// PWM_duty_cycle
module PWM_duty_cycle (
    input clk,            
    input rst,            
    input pwm_in,         
    output reg [7:0] duty_cycle   
);
    reg [15:0] high_count, total_count;   
    reg pwm_prev;        
    reg update_flag;     
    reg first_period;    
    always @(posedge clk or posedge rst) begin
        if (rst) begin
            high_count <= 0;
            total_count <= 0;
            duty_cycle <= 0;
            pwm_prev <= 0;
            update_flag <= 0;
            first_period <= 1;   
        end else begin
            total_count <= total_count + 1;
            if (pwm_in) high_count <= high_count + 1;
            if (pwm_prev && ~pwm_in) begin
                if (!first_period && total_count > 0) begin
                    duty_cycle <= (high_count * 100) / total_count;   
                end
                first_period <= 0;   
                high_count <= 0;
                total_count <= 0;
            end
            pwm_prev <= pwm_in;   
        end
    end
endmodule
Size in the first run: roughly 42 flip-flops.
make LEC_CHECK=0 CAP_MARGIN=20 CELL_PAD_IN_SITES_DETAIL_PLACEMENT=0 CELL_PAD_IN_SITES_GLOBAL_PLACEMENT=0 CORE_MARGIN=2 CORE_UTILIZATION=68 CTS_CLUSTER_SIZE=43 MIN_ROUTING_LAYER=met1 PLACE_DENSITY_LB_ADDON=0.2 SETUP_SLACK_MARGIN=0.82 SLEW_MARGIN=20 finish   # period 96.9 ns
run.sh (not shown) runs the stock make flow with config.mk's settings and CLKGATE_MAP_FILE=.
Next try:
ABC_AREA = 1   (was default)
CORE_UTILIZATION = 71   (was 68)
CTS_CLUSTER_SIZE = 50   (was 43)
PLACE_DENSITY_LB_ADDON = 0.29   (was 0.2)
SETUP_SLACK_MARGIN = 4.86   (was 0.82)
clock period = 41.1 ns   (was 96.9 ns; I/O delays follow)
This time the run did not get past detailed placement (3_5_place_dp) on DPL-0038.
Synthesized area rises by about 6%.
Synthesized cell count goes up by about 27%.
Die area is higher by about 1.2%.

---

job 1517:
Starting RTL as in the previous note.
make LEC_CHECK=0 CAP_MARGIN=20 CELL_PAD_IN_SITES_DETAIL_PLACEMENT=2 CELL_PAD_IN_SITES_GLOBAL_PLACEMENT=1 CORE_ASPECT_RATIO=0.66 CORE_MARGIN=7 CORE_UTILIZATION=52 CTS_CLUSTER_SIZE=65 GPL_ROUTABILITY_DRIVEN=0 GPL_TIMING_DRIVEN=0 HOLD_SLACK_MARGIN=0.2 MAX_ROUTING_LAYER=met4 MIN_ROUTING_LAYER=met2 PLACE_DENSITY_LB_ADDON=0.09 SETUP_SLACK_MARGIN=0.82 SLEW_MARGIN=20 finish   # period 179.0 ns
Stage in which a tool error killed job 1517: detailed placement (3_5_place_dp).
diff inputs: job 1517 => job 6729
- a change of GPL_TIMING_DRIVEN from 0 to 1
- a change of CTS_CLUSTER_SIZE from 65 to 16
- a change of CELL_PAD_IN_SITES_DETAIL_PLACEMENT from 2 to 0
## What came out
- global routing (5_1_grt): job 6729 exited with error
- Job 6729 -> job 1517: simple-gate share of the synthesized area delta 0, exact match
- Reported for job 1517 and job 6729, number of distinct library cell variants in the gate-level netlist after synthesis turned out identical to the last digit.
- XOR/XNOR share of the synthesized area: job 6729 vs job 1517 identical
- Re number of rows created at floorplan: no difference whatsoever between job 6729 and job 1517.
The following lists how job 7073 was set up differently from job 6729:
- HOLD_SLACK_MARGIN: 0.2 -> unset
- GPL_TIMING_DRIVEN: 1 -> unset
- CORE_MARGIN: 7 -> 2
- CORE_ASPECT_RATIO: 0.66 -> unset
- PLACE_DENSITY_LB_ADDON: 0.09 -> unset
- ABC_AREA: unset -> 1
- CTS_CLUSTER_SIZE: 16 -> unset
- SETUP_SLACK_MARGIN: 0.82 -> unset
- MIN_ROUTING_LAYER: met2 -> unset
- CELL_PAD_IN_SITES_DETAIL_PLACEMENT: 0 -> unset
- MAX_ROUTING_LAYER: met4 -> unset
- GPL_ROUTABILITY_DRIVEN: 0 -> unset
- CORE_UTILIZATION: 52 -> 72
- CELL_PAD_IN_SITES_GLOBAL_PLACEMENT: 1 -> unset
- the clock period (ns, I/O delays scaled along): 179.0 -> 111.0
Findings:
Across job 6729 and job 7073, a clean result was obtained everywhere but in job 6729.
Job 6729 never completed; the flow aborted with a tool error in global routing (5_1_grt).
In the tables for job 6729 and job 7073, number of distinct library cell variants in the gate-level netlist after synthesis reads higher with job 6729.
Compared with job 6729, job 7073 shows a width of the chip that is 31% lower.
Compared job 7073 vs job 6729, and average size of a mapped cell is down in job 7073.
[compare] base=job 6729 new=job 7073: share of cell area taken by muxes after synthesis went down, area inside the core boundary -24%, synthesized cell count now sits higher, area after detailed placement rose 1700 µm².
Area after synthesis (job 7073 vs. job 6729) increases by a few percent

---

Starting RTL as in the previous note.
clock: 110.0 ns
lec_check: 0
cap_margin: 20
cell_pad_in_sites_global_placement: 2
core_aspect_ratio: 0.73
core_margin: 9
core_utilization: 52
cts_cluster_diameter: 53
gpl_timing_driven: 0
min_routing_layer: met2
place_density_lb_addon: 0.05
slew_margin: 15
tns_end_percent: 45
The starting point died in global placement without I/O (3_1_place_gp_skip_io).
Change:
--- a/flow/config.mk
+++ b/flow/config.mk
@@ -11,3 +11,2 @@
-export CORE_MARGIN = 9
-export CORE_UTILIZATION = 52
-export CTS_CLUSTER_DIAMETER = 53
+export CORE_MARGIN = 5
+export CORE_UTILIZATION = 19
After rerunning: Now the flow finished with timing, DRC and antenna clean; area after synthesis stays the same; synthesized cell count does not change; die size climbs to 2.5 times its value.

---

wip/harbor:
PWM_duty_cycle again, from the RTL that the note above started with.
Settings: LEC_CHECK=0, CAP_MARGIN=20, CELL_PAD_IN_SITES_DETAIL_PLACEMENT=0, CELL_PAD_IN_SITES_GLOBAL_PLACEMENT=0, CORE_MARGIN=2, CORE_UTILIZATION=24, CTS_CLUSTER_SIZE=43, MIN_ROUTING_LAYER=met1, PLACE_DENSITY_LB_ADDON=0.09, SETUP_SLACK_MARGIN=0.82, SLEW_MARGIN=20, TNS_END_PERCENT=5; clock period 62.0 ns.
[flow] wip/harbor | stages: complete | final checks: fail | reason: negative setup slack
Inputs modified between wip/harbor and wip/indigo:
- PLACE_DENSITY_LB_ADDON no longer set, was 0.09
- CELL_PAD_IN_SITES_DETAIL_PLACEMENT no longer set, was 0
- CELL_PAD_IN_SITES_GLOBAL_PLACEMENT no longer set, was 0
- SETUP_SLACK_MARGIN now 4.88, was 0.82
- CTS_CLUSTER_SIZE no longer set, was 43
- TNS_END_PERCENT no longer set, was 5
- CORE_UTILIZATION now 40, was 24
- MIN_ROUTING_LAYER no longer set, was met1
- the clock period (ns, I/O delays scaled along) now 104.0, was 62.0
Notes after the runs:
wip/indigo ran to completion and came out clean on the timing, DRC and antenna checks.
Summary of the comparison: final routed wirelength across all metal layers is lower in wip/indigo, relative to wip/harbor.
For wip/harbor, the worst-path cell with the longest stage delay was sky130_fd_sc_hd__or4b_4, unlike wip/indigo, where it was sky130_fd_sc_hd__or4_2.
Summary of wip/indigo over wip/harbor: met1 routed wirelength after detailed routing moved down, final area moved down.
The following lists how wip/garnet was set up differently from wip/indigo:
- removing SETUP_SLACK_MARGIN (formerly 4.88)
--- outcome ---
There was hardly any difference in hold slack between wip/indigo and wip/garnet.
wip/garnet: no failed stages, no open violations at the end
wip/indigo → wip/garnet: number of cells upsized or downsized after cts saw a decrease, cell area saw a decrease.
As far as average detailed-routed wire length per instance is concerned, wip/garnet and wip/indigo perform about the same.
Count of filler cells inserted in the layout came out higher on wip/garnet than on wip/indigo.
Against wip/indigo, post-layout net count in wip/garnet fell slightly.
[inputs] wip/pepper vs wip/garnet
- MAX_ROUTING_LAYER now met4, previously not set
- ABC_AREA now 1, previously not set
- CELL_PAD_IN_SITES_DETAIL_PLACEMENT now 2, previously not set
- the clock period (ns, I/O delays scaled along) now 154.0, was 104.0
==> results <==
wip/pepper: DPL-0033 in detailed placement (3_5_place_dp) -> run aborted. wip/garnet → wip/pepper: cell row count went up by 2.6%, post-synth area from yosys stat saw an increase, simple logic cell fraction of the synthesized area rose 17 points, adder and majority gate portion of the synthesized area -0.81 points, floorplan die width rose by 2.8%. Compared with wip/garnet, wip/pepper shows a routability-driven placement congestion ratio that is about 2.5% higher. What wip/pepper reported for synthesized area has to be multiplied by 0.946 to get the figure for wip/garnet. Compared with wip/garnet, wip/pepper shows a higher vertical die dimension. As of wip/pepper, placeable core region had risen by a few percent compared to wip/garnet.
Relative to wip/pepper, the following input files were edited for wip/zinc:
- a change of CORE_UTILIZATION from 40 to 63
- a deleted ABC_AREA that had been 1
- a deleted MAX_ROUTING_LAYER that had been met4
- a deleted CELL_PAD_IN_SITES_DETAIL_PLACEMENT that had been 2
- a change of the clock period (ns, I/O delays scaled along) from 154.0 to 111.0
==> comparison <==
Cmp wip/zinc and wip/pepper / AND-OR/OR-AND share of the synthesized area / lower: wip/pepper. wip/zinc completed; timing, DRC and antenna clean. Compared with wip/pepper, wip/zinc shows a area fraction in mux cells that is 4.7 points higher. Against wip/pepper, die extent in y in wip/zinc fell by more than 10%. Sort wip/zinc and wip/pepper by post-synthesis area per instance, ascending, and wip/pepper comes first. The lower die size of wip/zinc and wip/pepper is in wip/zinc.

---

PWM_duty_cycle again, from the RTL that the note above started with.
make LEC_CHECK=0 CAP_MARGIN=20 CORE_MARGIN=2 CORE_UTILIZATION=72 CTS_CLUSTER_DIAMETER=351 CTS_CLUSTER_SIZE=34 GPL_ROUTABILITY_DRIVEN=0 HOLD_SLACK_MARGIN=-0.1 MAX_ROUTING_LAYER=met4 SLEW_MARGIN=20 finish   # period 84.0 ns
The baseline died in global routing (5_1_grt) on GRT-0232.
==> next run, changes <==
Settings changed: CORE_UTILIZATION 72 to 71, CTS_CLUSTER_DIAMETER 351 to unset, CTS_CLUSTER_SIZE 34 to unset, GPL_ROUTABILITY_DRIVEN 0 to unset, HOLD_SLACK_MARGIN -0.1 to unset, MAX_ROUTING_LAYER met4 to unset, PLACE_DENSITY set to 0.63.
Clock period 84.0 ns to 110.0 ns, I/O delays scaled along.
Effect: This time the run passed the timing, DRC and antenna checks. Area after synthesis is unchanged. Synthesized cell count stays the same. Die area rises by 1.4%.
==> next run, changes <==
Settings changed: CELL_PAD_IN_SITES_GLOBAL_PLACEMENT set to 2, CORE_UTILIZATION 71 to 68, PLACE_DENSITY 0.63 to unset, PLACE_DENSITY_LB_ADDON set to 0.2, SLEW_MARGIN 20 to 5, TNS_END_PERCENT set to 70.
This time the run ended with an error in global placement without I/O (3_1_place_gp_skip_io).
Die area came out higher by a few percent.
Area after synthesis does not change.
Synthesized cell count stays the same.
==> next run, changes <==
Settings changed: CELL_PAD_IN_SITES_GLOBAL_PLACEMENT 2 to unset, PLACE_DENSITY_LB_ADDON 0.2 to unset.
Outcome:
- The changed run ran to the end with no violations
- die size stays the same
- synthesized area is unchanged
- synthesized cell count is unchanged

---

Starting RTL as in the previous note.
==> flow/design.v (excerpt) <==
module PWM_duty_cycle (
    input clk,            
    input rst,            
    input pwm_in,         
    output reg [7:0] duty_cycle   
);
    reg [15:0] high_count, total_count;   
    reg pwm_prev;        
    reg update_flag;     
    reg first_period;    
    always @(posedge clk or posedge rst) begin
        if (rst) begin
            high_count <= 0;
            total_count <= 0;
            duty_cycle <= 0;
            pwm_prev <= 0;
            update_flag <= 0;
            first_period <= 1;   
        end else begin
            total_count <= total_count + 1;
            if (pwm_in) high_count <= high_count + 1;
            if (pwm_prev && ~pwm_in) begin
                if (!first_period && total_count > 0) begin
                    duty_cycle <= (high_count * 100) / total_count;   
                end
                first_period <= 0;   
                high_count <= 0;
                total_count <= 0;
            end
            pwm_prev <= pwm_in;   
        end
    end
endmodule
export LEC_CHECK = 0
export CAP_MARGIN = 20
export CELL_PAD_IN_SITES_DETAIL_PLACEMENT = 0
export CELL_PAD_IN_SITES_GLOBAL_PLACEMENT = 3
export CORE_ASPECT_RATIO = 0.66
export CORE_MARGIN = 7
export CORE_UTILIZATION = 27
export CTS_CLUSTER_DIAMETER = 317
export CTS_CLUSTER_SIZE = 16
export GPL_ROUTABILITY_DRIVEN = 0
export GPL_TIMING_DRIVEN = 1
export HOLD_SLACK_MARGIN = -0.06
export MAX_ROUTING_LAYER = met4
export MIN_ROUTING_LAYER = met1
export PLACE_DENSITY = 0.93
export SETUP_SLACK_MARGIN = 0.82
export SLEW_MARGIN = 20
create_clock -name core_clock -period 179.0 [get_ports {clk}]
Edit:
CELL_PAD_IN_SITES_DETAIL_PLACEMENT = not set   (was 0)
CELL_PAD_IN_SITES_GLOBAL_PLACEMENT = not set   (was 3)
CORE_ASPECT_RATIO = not set   (was 0.66)
CORE_MARGIN = 2   (was 7)
CORE_UTILIZATION = 65   (was 27)
CTS_CLUSTER_DIAMETER = not set   (was 317)
CTS_CLUSTER_SIZE = not set   (was 16)
GPL_ROUTABILITY_DRIVEN = not set   (was 0)
GPL_TIMING_DRIVEN = not set   (was 1)
HOLD_SLACK_MARGIN = not set   (was -0.06)
MIN_ROUTING_LAYER = not set   (was met1)
PLACE_DENSITY = not set   (was 0.93)
SETUP_SLACK_MARGIN = not set   (was 0.82)
clock period = 84.0 ns   (was 179.0 ns; I/O delays follow)
=>
- The new run finished but fails on setup timing
- hold slack is better by 17 ps
- area after synthesis stays the same
- routed wire length grows by 2.4%
- die area fell by 60%
- worst setup slack degrades by 68000 ps

---

Setup of job 101:
PWM_duty_cycle again, from the RTL that the note above started with.
Settings: LEC_CHECK=0, ABC_AREA=1, CAP_MARGIN=15, CORE_MARGIN=2, CORE_UTILIZATION=72, CTS_CLUSTER_DIAMETER=361, CTS_CLUSTER_SIZE=72, HOLD_SLACK_MARGIN=-0.1, SETUP_SLACK_MARGIN=3.08, SLEW_MARGIN=20; clock period 46.2 ns.
Job 101 never completed, since it errored out during detailed placement.
#### Input delta (job 102 over job 101)
# job 101
export LEC_CHECK = 0
export ABC_AREA = 1
export CAP_MARGIN = 15
export CORE_MARGIN = 2
export CORE_UTILIZATION = 72
export CTS_CLUSTER_DIAMETER = 361
export CTS_CLUSTER_SIZE = 72
export HOLD_SLACK_MARGIN = -0.1
export SETUP_SLACK_MARGIN = 3.08
export SLEW_MARGIN = 20
create_clock -name core_clock -period 46.2 [get_ports {clk}]
# job 102
export LEC_CHECK = 0
export CAP_MARGIN = 20
export CORE_MARGIN = 2
export CORE_UTILIZATION = 70
export CTS_CLUSTER_DIAMETER = 351
export HOLD_SLACK_MARGIN = -0.1
export MAX_ROUTING_LAYER = met4
export SLEW_MARGIN = 20
create_clock -name core_clock -period 84.0 [get_ports {clk}]
==> results <==
The flow for job 102 finished, though final verification flagged capacitance limit, slew limit, setup timing.
As of job 102, number of cells in Yosys stat had fallen by more than 10% compared to job 101.
Job 102 against job 101: die area decreased about 2.6%, number of rows in the core area went down by about 1.1%, instance tally after logic synthesis lost 1519, net count after synthesis moved down, synthesized-area fraction occupied by ao, oa, aoi and oai cells climbed 16 points.

---

PWM_duty_cycle again, from the RTL that the note above started with.
Settings: LEC_CHECK=0, ABC_AREA=1, CAP_MARGIN=20, CORE_MARGIN=2, CORE_UTILIZATION=72, CTS_CLUSTER_DIAMETER=255, CTS_CLUSTER_SIZE=98, PLACE_DENSITY=0.38, SLEW_MARGIN=20, TNS_END_PERCENT=10; clock period 65.2 ns.
The baseline finished with negative setup slack left.
==> next run, changes <==
ABC_AREA = not set   (was 1)
CORE_ASPECT_RATIO = 0.5   (was not set)
CORE_UTILIZATION = 66   (was 72)
CTS_CLUSTER_DIAMETER = not set   (was 255)
CTS_CLUSTER_SIZE = not set   (was 98)
PLACE_DENSITY = not set   (was 0.38)
clock period = 110.0 ns   (was 65.2 ns; I/O delays follow)
What happened:
- With this change the flow completed with no timing, DRC or antenna violations
- count of clock-buffer cells in the layout does not change
- worst setup slack improves by 7.5 ns
- final area went down by 15%
- core utilization came out lower by 14 points
- sequential share of layout area came out higher by 0.36 points
- global-route usage goes down by 2.1 points
- first-iteration DRC count came out lower by 7.7%
- area after synthesis drops by 5.4%
==> next run, changes <==
CORE_ASPECT_RATIO = 1.72   (was 0.5)
CORE_UTILIZATION = 45   (was 66)
GPL_ROUTABILITY_DRIVEN = 0   (was not set)
PLACE_DENSITY_LB_ADDON = 0.05   (was not set)
=> The new run produced a clean layout; sequential share of layout area barely changes; die area is higher by 46%; utilization is lower by 22 points; setup slack improved by 0.76 ns; hold slack improved by 0.010 ns; non-clock buffer count is higher by 8; count of clock-buffer cells in the layout stays the same; cell count is higher by 5.6%; wire length is higher by 16%; first-iteration DRC count is lower by 52%.
==> next run, changes <==
CORE_ASPECT_RATIO = 0.5   (was 1.72)
CORE_UTILIZATION = 40   (was 45)
GPL_ROUTABILITY_DRIVEN = not set   (was 0)
What happened:
- sequential cell count is unchanged
- final area rises slightly
==> next run, changes <==
CAP_MARGIN = 0   (was 20)
CORE_UTILIZATION = 44   (was 40)
GPL_ROUTABILITY_DRIVEN = 0   (was not set)
After rerunning: The new run passed the timing, DRC and antenna checks; wire length fell by 5.5%; global-route usage rose by 1.6 points; cell count fell by 2.0%; via count fell by 0.43%; area after synthesis is unchanged.
